==> run X <==
==> flow/design.v (excerpt) <==
module mul
(
    input rst,
    input clk,
    input sign,
    input [31:0] x,
    input [31:0] y,
    output [63:0] result
);
wire [63:0] ex_x;
wire [33:0] ex_y;
assign ex_x = sign ? {{32{x[31]}},x} : {32'b0,x};
assign ex_y = sign ? {{2{y[31]}},y} : {2'b0,y};
wire [16:0] carry;
wire [63:0] part_res [16:0];
BoothInterBase ufirst_BoothInterBase(
        .y({ex_y[1:0],1'b0}), 
        .x(ex_x), 
        .p(part_res[0]), 
        .c(carry[0])
    );
generate
    genvar i;
    for(i=2;i<=32;i=i+2) begin
        BoothInterBase ui_BoothInterBase(
            .y(ex_y[i+1:i-1]),
            .x(ex_x<<i),
            .p(part_res[i>>1]),
            .c(carry[i>>1])
        );
    end
endgenerate
reg [16:0] carry_stage;
reg [16:0] part_res_stage [63:0];
integer m,n;
always @(posedge clk or posedge rst) begin
    if(rst) begin
        carry_stage <= 17'b0;
        for(m=0;m<64;m=m+1) begin
            part_res_stage [m] <= 17'b0;
        end
    end
    else begin
        carry_stage <= carry;
        for(m=0;m<64;m=m+1) begin
            for(n=0;n<17;n=n+1) begin
                part_res_stage[m][n] <= part_res[n][m];
            end
        end
    end
end
wire [13:0] wallace_carry [64:0];
wire [63:0] c_res,s_res;
wallace17 ufirst_wallace17(
        .in_data(part_res_stage[0]), 
        .cin(carry_stage[13:0]), 
        .cout(wallace_carry[1]),
        .c(c_res[0]),
        .s(s_res[0])
    );
generate
    genvar k;
    for(k=1;k<64;k=k+1) begin
  ...
Settings: LEC_CHECK=0, CAP_MARGIN=20, CORE_MARGIN=2, CORE_UTILIZATION=70, CTS_CLUSTER_SIZE=55, SLEW_MARGIN=20; clock period 8.26 ns.
run.sh (not shown) runs the stock make flow with config.mk's settings and CLKGATE_MAP_FILE=.
==> inputs of run D, as changes to run X <==
- CORE_UTILIZATION: 70 -> 72
- CTS_CLUSTER_SIZE: 55 -> not set
- MAX_ROUTING_LAYER: not set -> met4
- PLACE_DENSITY_LB_ADDON: not set -> 0.28
- SETUP_SLACK_MARGIN: not set -> 1.36
==> flow/constraint.sdc (replaced) <==
create_clock -name core_clock -period 8.34 [get_ports {clk}]
set_input_delay 1.6680 -clock core_clock [delete_from_list [all_inputs] [get_ports {clk}]]
set_output_delay 1.6680 -clock core_clock [all_outputs]
set_load 0.01 [all_outputs]
==> results <==
| quantity | run X | run D |
|---|---|---|
| Met3 Wirelength | 28500 µm | 31900 µm |
| Met2 usage | 68.7% | 69.8% |
| Run status | failed layout checks | failed layout checks |
| Layout check failures | negative setup slack | negative setup slack |
| Post-layout nets | 6312 | 6234 |
| Total of cells resized after clock tree synthesis | 349 | 331 |
| Number of fill cells in the layout | 4583 | 3926 |
| Average wire per cell in the routed design | 28.2 µm | 28.4 µm |
| Setup TNS after final layout | -37130 ps | -25520 ps |
| Non-clock buffering overhead | 8.00% | 6.93% |
| Total number of placement rows | 100 | 98 |
| Pin count of the biggest net entering global routing | 160 | 175 |
| Number of buffers outside the clock class in the layout | 584 | 508 |
| Area growth from synthesis to layout | 15.8% | 14.3% |

* * *

==> inputs of v27 <==
==> flow/design.v <==
module adder(
    input [2:0] data,
    output cout,
    output s
);
assign s = data[2] ^ data[1] ^ data[0];
assign cout = data[2] & data[1] | (data[0] & (data[2] ^ data[1]));
endmodule
module BoothBase
(
    input neg,  
    input pos,  
    input neg2, 
    input pos2, 
    input [1:0] x,  
    output p
);
assign p = (neg&~x[1]) | (neg2&~x[0]) | (pos&x[1]) | (pos2&x[0]);
endmodule
module BoothSelectSignal
(
    input [2:0] y,  
    output neg,  
    output pos,  
    output neg2, 
    output pos2  
);
assign neg = (y[2]&~y[1]&y[0]) | (y[2]&y[1]&~y[0]);
assign pos = (~y[2]&~y[1]&y[0]) | (~y[2]&y[1]&~y[0]);
assign neg2 = y[2]&~y[1]&~y[0];
assign pos2 = ~y[2]&y[1]&y[0];
endmodule
module BoothInterBase
(
    input [2:0] y,  
    input [63:0] x,
    output [63:0] p,
    output c  
);
wire neg,pos,neg2,pos2;
BoothSelectSignal u_BoothSelectSignal(
    .y(y),
    .neg(neg),
    .pos(pos),
    .neg2(neg2),
    .pos2(pos2)
);
BoothBase u_BoothBase(
    .neg(neg),
    .pos(pos),
    .neg2(neg2),
    .pos2(pos2),
    .x({x[0],1'b0}),
    .p(p[0])
);
generate
    genvar i;
    for(i=1;i<64;i=i+1) begin
        BoothBase us_BoothBase(
            .neg(neg),
            .pos(pos),
            .neg2(neg2),
            .pos2(pos2),
            .x(x[i:i-1]),
            .p(p[i])
        );
    end
endgenerate
assign c = neg || neg2;
endmodule
module wallace17
(
    input [16:0] in_data,
    input [13:0] cin,
    output [13:0] cout,
    output c,s
);
wire [4:0] first_s;
adder first1 (.data(in_data[04:02]), .cout(cout[0]), .s(first_s[0]));
adder first2 (.data(in_data[07:05]), .cout(cout[1]), .s(first_s[1]));
adder first3 (.data(in_data[10:08]), .cout(cout[2]), .s(first_s[2]));
adder first4 (.data(in_data[13:11]), .cout(cout[3]), .s(first_s[3]));
adder first5 (.data(in_data[16:14]), .cout(cout[4]), .s(first_s[4]));
wire [3:0] second_s;
adder second1 (.data(cin[2:0]                   ), .cout(cout[5]), .s(second_s[0]));
adder second2 (.data({in_data[0],cin[4:3]}      ), .cout(cout[6]), .s(second_s[1]));
adder second3 (.data({first_s[1:0],in_data[1]}  ), .cout(cout[7]), .s(second_s[2]));
adder second4 (.data(first_s[4:2]               ), .cout(cout[8]), .s(second_s[3]));
wire [1:0] third_s;
adder third1 (.data({second_s[0],cin[6:5]} ), .cout(cout[09]), .s(third_s[0]));
adder third2 (.data(second_s[3:1]          ), .cout(cout[10]), .s(third_s[1]));
wire [1:0] fourth_s;
adder fourth1 (.data(cin[9:7]               ), .cout(cout[11]), .s(fourth_s[0]));
adder fourth2 (.data({third_s[1:0],cin[10]} ), .cout(cout[12]), .s(fourth_s[1]));
wire fifth_s;
adder fifth1 (.data({fourth_s[1:0],cin[11]}), .cout(cout[13]), .s(fifth_s));
adder sixth1 (.data({fifth_s,cin[13:12]}), .cout(c), .s(s));
endmodule
module mul
(
    input rst,
    input clk,
    input sign,
    input [31:0] x,
    input [31:0] y,
    output [63:0] result
);
wire [63:0] ex_x;
wire [33:0] ex_y;
assign ex_x = sign ? {{32{x[31]}},x} : {32'b0,x};
assign ex_y = sign ? {{2{y[31]}},y} : {2'b0,y};
wire [16:0] carry;
wire [63:0] part_res [16:0];
BoothInterBase ufirst_BoothInterBase(
        .y({ex_y[1:0],1'b0}), 
        .x(ex_x), 
        .p(part_res[0]), 
        .c(carry[0])
    );
generate
    genvar i;
    for(i=2;i<=32;i=i+2) begin
        BoothInterBase ui_BoothInterBase(
            .y(ex_y[i+1:i-1]),
            .x(ex_x<<i),
            .p(part_res[i>>1]),
            .c(carry[i>>1])
        );
    end
endgenerate
reg [16:0] carry_stage;
reg [16:0] part_res_stage [63:0];
integer m,n;
always @(posedge clk or posedge rst) begin
    if(rst) begin
        carry_stage <= 17'b0;
        for(m=0;m<64;m=m+1) begin
            part_res_stage [m] <= 17'b0;
        end
    end
    else begin
        carry_stage <= carry;
        for(m=0;m<64;m=m+1) begin
            for(n=0;n<17;n=n+1) begin
                part_res_stage[m][n] <= part_res[n][m];
            end
        end
    end
end
wire [13:0] wallace_carry [64:0];
wire [63:0] c_res,s_res;
wallace17 ufirst_wallace17(
        .in_data(part_res_stage[0]), 
        .cin(carry_stage[13:0]), 
        .cout(wallace_carry[1]),
        .c(c_res[0]),
        .s(s_res[0])
    );
generate
    genvar k;
    for(k=1;k<64;k=k+1) begin
        wallace17 ufirst_wallace17(
            .in_data(part_res_stage[k]), 
            .cin(wallace_carry[k]), 
            .cout(wallace_carry[k+1]),
            .c(c_res[k]),
            .s(s_res[k])
        );
    end
endgenerate
assign result = s_res + {c_res[62:0],carry_stage[14]} + carry_stage[15];
endmodule
==> flow/run.sh <==
#!/bin/bash
# the make line also repeats each setting of config.mk as NAME=value (left out here)
make -C /OpenROAD-flow-scripts/flow DESIGN_CONFIG=/design/flow/config.mk WORK_HOME=/design/flow/orfs CLKGATE_MAP_FILE= finish
==> flow/config.mk <==
export PLATFORM = sky130hd
export DESIGN_NAME = mul
export DESIGN_NICKNAME = mul
export VERILOG_FILES = /design/flow/design.v
export SDC_FILE = /design/flow/constraint.sdc
export NUM_CORES = 4
export LEC_CHECK = 0
export CAP_MARGIN = 5
export CELL_PAD_IN_SITES_DETAIL_PLACEMENT = 1
export CELL_PAD_IN_SITES_GLOBAL_PLACEMENT = 2
export CORE_ASPECT_RATIO = 1.97
export CORE_MARGIN = 2
export CORE_UTILIZATION = 45
export MAX_ROUTING_LAYER = met5
export PLACE_DENSITY_LB_ADDON = 0.14
export SETUP_SLACK_MARGIN = 1.32
export SLEW_MARGIN = 15
export TNS_END_PERCENT = 40
==> flow/constraint.sdc <==
create_clock -name core_clock -period 8.65 [get_ports {clk}]
set_input_delay 1.7300 -clock core_clock [delete_from_list [all_inputs] [get_ports {clk}]]
set_output_delay 1.7300 -clock core_clock [all_outputs]
set_load 0.01 [all_outputs]
==> v18 (differences from v27) <==
- CAP_MARGIN: 5 -> 20
- CELL_PAD_IN_SITES_DETAIL_PLACEMENT: 1 -> default
- CORE_ASPECT_RATIO: 1.97 -> 0.92
- CORE_UTILIZATION: 45 -> 68
- CTS_CLUSTER_SIZE: default -> 31
- GPL_TIMING_DRIVEN: default -> 0
- MAX_ROUTING_LAYER: met5 -> default
- PLACE_DENSITY_LB_ADDON: 0.14 -> 0.07
- SETUP_SLACK_MARGIN: 1.32 -> 0.38
- SLEW_MARGIN: 15 -> 20
- TNS_END_PERCENT: 40 -> 35
==> flow/constraint.sdc (replaced) <==
create_clock -name core_clock -period 10.0 [get_ports {clk}]
set_input_delay 2.0000 -clock core_clock [delete_from_list [all_inputs] [get_ports {clk}]]
set_output_delay 2.0000 -clock core_clock [all_outputs]
set_load 0.01 [all_outputs]
==> flow_metrics.rpt <==
==== FLOW RESULTS ====
----------------------------------------------------
[Outcome]
  Status ........................ stopped before the end
  Last step reached ........................ global placement without I/O
  Run-stopping error ........................ [ERROR FLW-0024] Place density exceeds 1.0 (current PLACE_DENSITY_LB_ADDON =  0.07). Please check if the value of  PLACE_DENSITY_LB_ADDON is between 0 and 0.99.

[Synth]
  Commonest cells post-synth ........................ sky130_fd_sc_hd__inv_1, sky130_fd_sc_hd__fa_1, sky130_fd_sc_hd__dfrtp_1
  Cell count after synthesis ........................ 5,165

[Floorplan]
  Placement row count ........................ 97
  Chip footprint ........................ 78,800 µm²
  Core area ........................ 76,000 µm²
  Core utilization at floorplan ........................ 0.685
  X dimension of the die ........................ 293 µm
  Vertical die dimension ........................ 269 µm

----------------------------------------------------
That was v18.
==> flow_metrics.rpt <==
PHYSICAL IMPLEMENTATION REPORT
----------------------------------------------------
[STA]
  Minimum setup slack in the final design ........................ -0.549 ns
  Final Setup Violations ........................ 28

[Outcome]
  SO Faults ........................ negative setup slack
  Status ........................ finished with violations

[Floorplan]
  Placement row count ........................ 175
  Core area ........................ 115,000 µm²
  X dimension of the die ........................ 246 µm

[Synth]
  Commonest cells post-synth ........................ sky130_fd_sc_hd__inv_1, sky130_fd_sc_hd__fa_1, sky130_fd_sc_hd__dfrtp_1

----------------------------------------------------
That was v27.

* * *

==> inputs of 02-04 <==
// mul: RTL as listed in full above, without the edits since
==> flow/config.mk <==
export PLATFORM = sky130hd
export DESIGN_NAME = mul
export DESIGN_NICKNAME = mul
export VERILOG_FILES = /design/flow/design.v
export SDC_FILE = /design/flow/constraint.sdc
export NUM_CORES = 4
export LEC_CHECK = 0
export CAP_MARGIN = 0
export CORE_ASPECT_RATIO = 0.9
export CORE_MARGIN = 2
export CORE_UTILIZATION = 72
export CTS_CLUSTER_SIZE = 36
export HOLD_SLACK_MARGIN = 0.27
export MAX_ROUTING_LAYER = met4
export PLACE_DENSITY_LB_ADDON = 0.02
export SETUP_SLACK_MARGIN = 1.16
export SLEW_MARGIN = 20
==> flow/constraint.sdc <==
create_clock -name core_clock -period 7.87 [get_ports {clk}]
set_input_delay 1.5740 -clock core_clock [delete_from_list [all_inputs] [get_ports {clk}]]
set_output_delay 1.5740 -clock core_clock [all_outputs]
set_load 0.01 [all_outputs]
==> inputs of 09-17, as changes to 02-04 <==
- ABC_AREA: unset -> 1
- SETUP_SLACK_MARGIN: 1.16 -> 1.6
==> flow/constraint.sdc (replaced) <==
create_clock -name core_clock -period 5.5 [get_ports {clk}]
set_input_delay 1.1000 -clock core_clock [delete_from_list [all_inputs] [get_ports {clk}]]
set_output_delay 1.1000 -clock core_clock [all_outputs]
set_load 0.01 [all_outputs]
==> inputs of 07-21, as changes to 02-04 <==
- CAP_MARGIN: 0 -> 20
- CORE_ASPECT_RATIO: 0.9 -> unset
- CORE_UTILIZATION: 72 -> 40
- CTS_CLUSTER_SIZE: 36 -> unset
- HOLD_SLACK_MARGIN: 0.27 -> unset
- MAX_ROUTING_LAYER: met4 -> unset
- PLACE_DENSITY_LB_ADDON: 0.02 -> unset
- SETUP_SLACK_MARGIN: 1.16 -> unset
==> flow/constraint.sdc (replaced) <==
create_clock -name core_clock -period 9.8 [get_ports {clk}]
set_input_delay 1.9600 -clock core_clock [delete_from_list [all_inputs] [get_ports {clk}]]
set_output_delay 1.9600 -clock core_clock [all_outputs]
set_load 0.01 [all_outputs]
==> inputs of 10-20, as changes to 02-04 <==
- CAP_MARGIN: 0 -> 20
- CORE_ASPECT_RATIO: 0.9 -> unset
- CORE_UTILIZATION: 72 -> 65
- CTS_CLUSTER_SIZE: 36 -> unset
- HOLD_SLACK_MARGIN: 0.27 -> unset
- MAX_ROUTING_LAYER: met4 -> unset
- PLACE_DENSITY_LB_ADDON: 0.02 -> unset
- SETUP_SLACK_MARGIN: 1.16 -> unset
==> flow/constraint.sdc (replaced) <==
create_clock -name core_clock -period 6.96 [get_ports {clk}]
set_input_delay 1.3920 -clock core_clock [delete_from_list [all_inputs] [get_ports {clk}]]
set_output_delay 1.3920 -clock core_clock [all_outputs]
set_load 0.01 [all_outputs]
==> out/highlights.md <==
Status
• **result of the run** finished with violations
• **Fail Reasons** setup timing

Synthesis
• **mux contribution to synthesized area** 0.01922%
• **fraction of the mapped netlist area in adder cells** 31.55%
• **number of cells in Yosys stat** 5165

STA
• **fmax** 110.9 MHz
• **number of setup violations in the final report** 55
• **final setup slack of the worst path** -1150 ps

GRT
• **GR Util met1** 66.91%
• **initial antenna violation count** 4
• **pin count of the biggest net entering global routing** 154

Routing
• **1st-pass router iterations** 7

Run
• **warning total across the stage logs** 38

Final layout
• **tally of non-filler cells in the final layout** 6386
• **design area** 59680 um^2

(the above is from 02-04)
==> out/highlights.md <==
Synthesis
• **fraction of the mapped netlist area in adder cells** 30.77%
• **largest cells by area after synthesis** sky130_fd_sc_hd__fa_1 (29%), sky130_fd_sc_hd__dfrtp_1 (28%), sky130_fd_sc_hd__nand2_1 (14%)
• **mux contribution to synthesized area** 0%

Status
• **result of the run** finished with violations
• **Fail Reasons** setup timing

STA
• **final setup slack of the worst path** -2349 ps
• **number of setup violations in the final report** 64

GRT
• **GR Util met1** 69.83%
• **pin count of the biggest net entering global routing** 126
• **initial antenna violation count** 12

Routing
• **1st-pass router iterations** 22

Final layout
• **design area** 62750 um^2
• **sequential cells** 593
• **tally of non-filler cells in the final layout** 7669

Run
• **warning total across the stage logs** 32

(the above is from 09-17)
==> out/highlights.md <==
Status
• **result of the run** complete, no violations

STA
• **number of setup violations in the final report** 0
• **time the final worst path needs with I/O delays and setup** 9599 ps
• **fmax** 104.2 MHz
• **share of the clock period used by the worst path** 97.95%
• **final setup slack of the worst path** 200.8 ps

GRT
• **initial antenna violation count** 9
• **pin count of the biggest net entering global routing** 155
• **GR Util met1** 34.58%

Synthesis
• **number of cells in Yosys stat** 5165
• **fraction of the mapped netlist area in adder cells** 31.55%
• **mux contribution to synthesized area** 0.01922%

Final layout
• **FF+latch area** 14840 um^2
• **tally of non-filler cells in the final layout** 6900

Routing
• **Routed Antenna Nets** 0

Run
• **warning total across the stage logs** 32

(the above is from 07-21)
==> out/highlights.md <==
GRT
• **GR Util met1** 62.46%
• **initial antenna violation count** 4

Routing
• **1st-pass router iterations** 8

Final layout
• **design area** 60350 um^2

Status
• **result of the run** finished with violations
• **Fail Reasons** setup timing

STA
• **final setup slack of the worst path** -1821 ps
• **number of setup violations in the final report** 63

Run
• **warning total across the stage logs** 40

(the above is from 10-20)
